Setup of run 1:
## alu_top
module alu_top (
    input             clk,
    input      [7:0]  a_in,
    input      [7:0]  b_in,
    input      [3:0]  command_in,
    input             oe,
    output reg [15:0] d_out
);
For scale: ~1300 cells after synthesis, about 37 flip-flops, roughly 38 I/O pins, about 10000 um^2 of cells after synthesis.
clock: 16.9 ns
lec_check: 0
abc_area: 0
cap_margin: 0
core_aspect_ratio: 0.87
core_margin: 2
core_utilization: 55
cts_cluster_diameter: 137
cts_cluster_size: 82
gpl_routability_driven: 0
gpl_timing_driven: 0
hold_slack_margin: 0.07
max_routing_layer: met4
setup_slack_margin: 2.69
slew_margin: 40
tns_end_percent: 80
run.sh (not shown) runs the stock make flow with config.mk's settings and CLKGATE_MAP_FILE=.
From the logs: run 1 reached the end of the flow and failed the layout checks with negative setup slack.
Relative to run 1, the following input files were edited for run 2:
- a deleted SETUP_SLACK_MARGIN that had been 2.69
- a deleted MAX_ROUTING_LAYER that had been met4
- a deleted CTS_CLUSTER_SIZE that had been 82
- a change of CORE_UTILIZATION from 55 to 68
- a change of SLEW_MARGIN from 40 to 20
- a deleted GPL_TIMING_DRIVEN that had been 0
- a deleted CTS_CLUSTER_DIAMETER that had been 137
- a deleted TNS_END_PERCENT that had been 80
- a deleted HOLD_SLACK_MARGIN that had been 0.07
- a change of CORE_ASPECT_RATIO from 0.87 to 0.5
- a deleted ABC_AREA that had been 0
- a deleted GPL_ROUTABILITY_DRIVEN that had been 0
- a change of the clock period (ns, I/O delays scaled along) from 16.9 to 22.2
Results
- Run 2 did not make it past 5_1_grt, where a tool error ended it.
- From run 1 to run 2 the numbers moved as follows: number of core rows now smaller; yosys cell count comparable; horizontal die dimension now larger.
Input-level comparison between run 3 and run 2:
- CORE_ASPECT_RATIO no longer set, was 0.5
- TNS_END_PERCENT now 5, previously not set
- CTS_CLUSTER_DIAMETER now 369, previously not set
- CAP_MARGIN now 40, was 0
Results
Share of the core filled by cells before placement, run 2 and run 3: higher on run 2. Status(run 2) = ERROR, stage = 5_1_grt. Run 3: complete, dirty (negative setup slack). Run 3 vs run 2, number of gates resized after CTS went down by 17%. Changes observed in run 3 relative to run 2: number of rows in the core area rose about 40%; HPWL after detailed placement lost 2600 um; floorplan core area level. The run showing the smaller chip width is run 3.


alu_top again, from the RTL that the note above started with.
Settings: LEC_CHECK=0, ABC_AREA=1, CAP_MARGIN=15, CORE_ASPECT_RATIO=0.87, CORE_MARGIN=2, CORE_UTILIZATION=68, CTS_CLUSTER_DIAMETER=354, HOLD_SLACK_MARGIN=0.29, SETUP_SLACK_MARGIN=2.69, SLEW_MARGIN=40, TNS_END_PERCENT=5; clock period 24.6 ns.
The first run failed in global routing (5_1_grt).
Change:
CAP_MARGIN = 0   (was 15)
CORE_UTILIZATION = 65   (was 68)
TNS_END_PERCENT = default   (was 5)
With this change the flow finished with negative setup slack left.
Area after synthesis stays the same.
Die size rose by 4.5%.
Synthesized cell count stays the same.
Change:
CAP_MARGIN = 5   (was 0)
CORE_UTILIZATION = 70   (was 65)
HOLD_SLACK_MARGIN = default   (was 0.29)
SETUP_SLACK_MARGIN = -1.96   (was 2.69)
clock period = 20.4 ns   (was 24.6 ns; I/O delays follow)
=>
- Now the flow died in clock tree synthesis (4_1_cts)
- synthesized area does not change
- die size went down by about 7%
- synthesized cell count is unchanged
Change:
ABC_AREA = default   (was 1)
CAP_MARGIN = 40   (was 5)
CORE_ASPECT_RATIO = default   (was 0.87)
CTS_CLUSTER_DIAMETER = default   (was 354)
HOLD_SLACK_MARGIN = 0.29   (was default)
SETUP_SLACK_MARGIN = default   (was -1.96)
SLEW_MARGIN = 20   (was 40)
clock period = 22.2 ns   (was 20.4 ns; I/O delays follow)
After rerunning: Now the flow never finished: it broke off in global routing (5_1_grt) on GRT-0232. Area after synthesis is lower by about 2.5%. Die size came out lower by 2.4%. Synthesized cell count falls by about 18%.


== exp/ember ==
Starting RTL as in the previous note.
export LEC_CHECK = 0
export ABC_AREA = 0
export CAP_MARGIN = 15
export CORE_ASPECT_RATIO = 0.87
export CORE_MARGIN = 2
export CORE_UTILIZATION = 46
export CTS_CLUSTER_DIAMETER = 391
export GPL_TIMING_DRIVEN = 0
export SETUP_SLACK_MARGIN = 2.69
export SLEW_MARGIN = 40
create_clock -name core_clock -period 16.9 [get_ports {clk}]
exp/ember: flow complete, layout not clean; failing: negative setup slack
#### Input delta (exp/cedar over exp/ember)
- a deleted SETUP_SLACK_MARGIN that had been 2.69
- a change of SLEW_MARGIN from 40 to 20
- a deleted CORE_ASPECT_RATIO that had been 0.87
- a change of CAP_MARGIN from 15 to 20
- a deleted CTS_CLUSTER_DIAMETER that had been 391
- a deleted ABC_AREA that had been 0
- a change of CORE_UTILIZATION from 46 to 61
- a deleted GPL_TIMING_DRIVEN that had been 0
- a change of the clock period (ns, I/O delays scaled along) from 16.9 to 16.0
## What came out
In exp/cedar the implementation ran to completion but is not tape-out ready, as the final checks report max-capacitance violations, max-slew violations, negative setup slack.
Status: register area parity (exp/ember, exp/cedar)
Sort exp/ember and exp/cedar by buffer and inverter count on the worst path, descending, and exp/ember comes first.
Compared with exp/ember, in exp/cedar quantity of gates resized following cts moved down, number of signal-net buffers in the layout moved up.
Across both runs, clock transition time at the flip-flop clock pins of the worst setup and hold paths was lower for exp/cedar than for exp/ember.
STATUS register-to-register slack: exp/cedar loses against exp/ember
What exp/delta does differently from exp/cedar at the input level:
- CORE_UTILIZATION now 70, was 61
- SETUP_SLACK_MARGIN now 2.79, previously not set
- CAP_MARGIN now 5, was 20
- the clock period (ns, I/O delays scaled along) now 10.6, was 16.0
--- outcome ---
- Fraction of the core area occupied by cells at floorplan: exp/delta vs exp/cedar up 9.3 points
- The final weighted congestion in routability-driven placement of exp/delta is higher than that of exp/cedar.
- exp/delta did not finish; a tool error ended it in clock tree synthesis.
- Compared with exp/cedar, in exp/delta number of placement rows decreased by about 6.5% relative to the old numbers, die area -12%.
Inputs modified between exp/delta and exp/tundra:
- CORE_UTILIZATION: 70 -> 61
- SETUP_SLACK_MARGIN: 2.79 -> 4.07
- CAP_MARGIN: 5 -> 20
- the clock period (ns, I/O delays scaled along): 10.6 -> 16.0
### Flow results
exp/delta has lower number of core rows than exp/tundra.
exp/tundra against exp/delta: core region area grew by about 15%, fraction of the mapped netlist area in simple logic gates has remained practically unchanged, synthesized cell count was more or less identical.
No final results exist for exp/tundra, since it was stopped by error GRT-0232 during global routing.
Placement-stage cell area: exp/tundra vs exp/delta down 53 sq um
exp/tundra -> exp/delta: unique cell type count in the Yosys netlist delta 0, exact match
Between exp/delta and exp/tundra, die boundary height is lower for exp/delta, exp/tundra comes in above that.
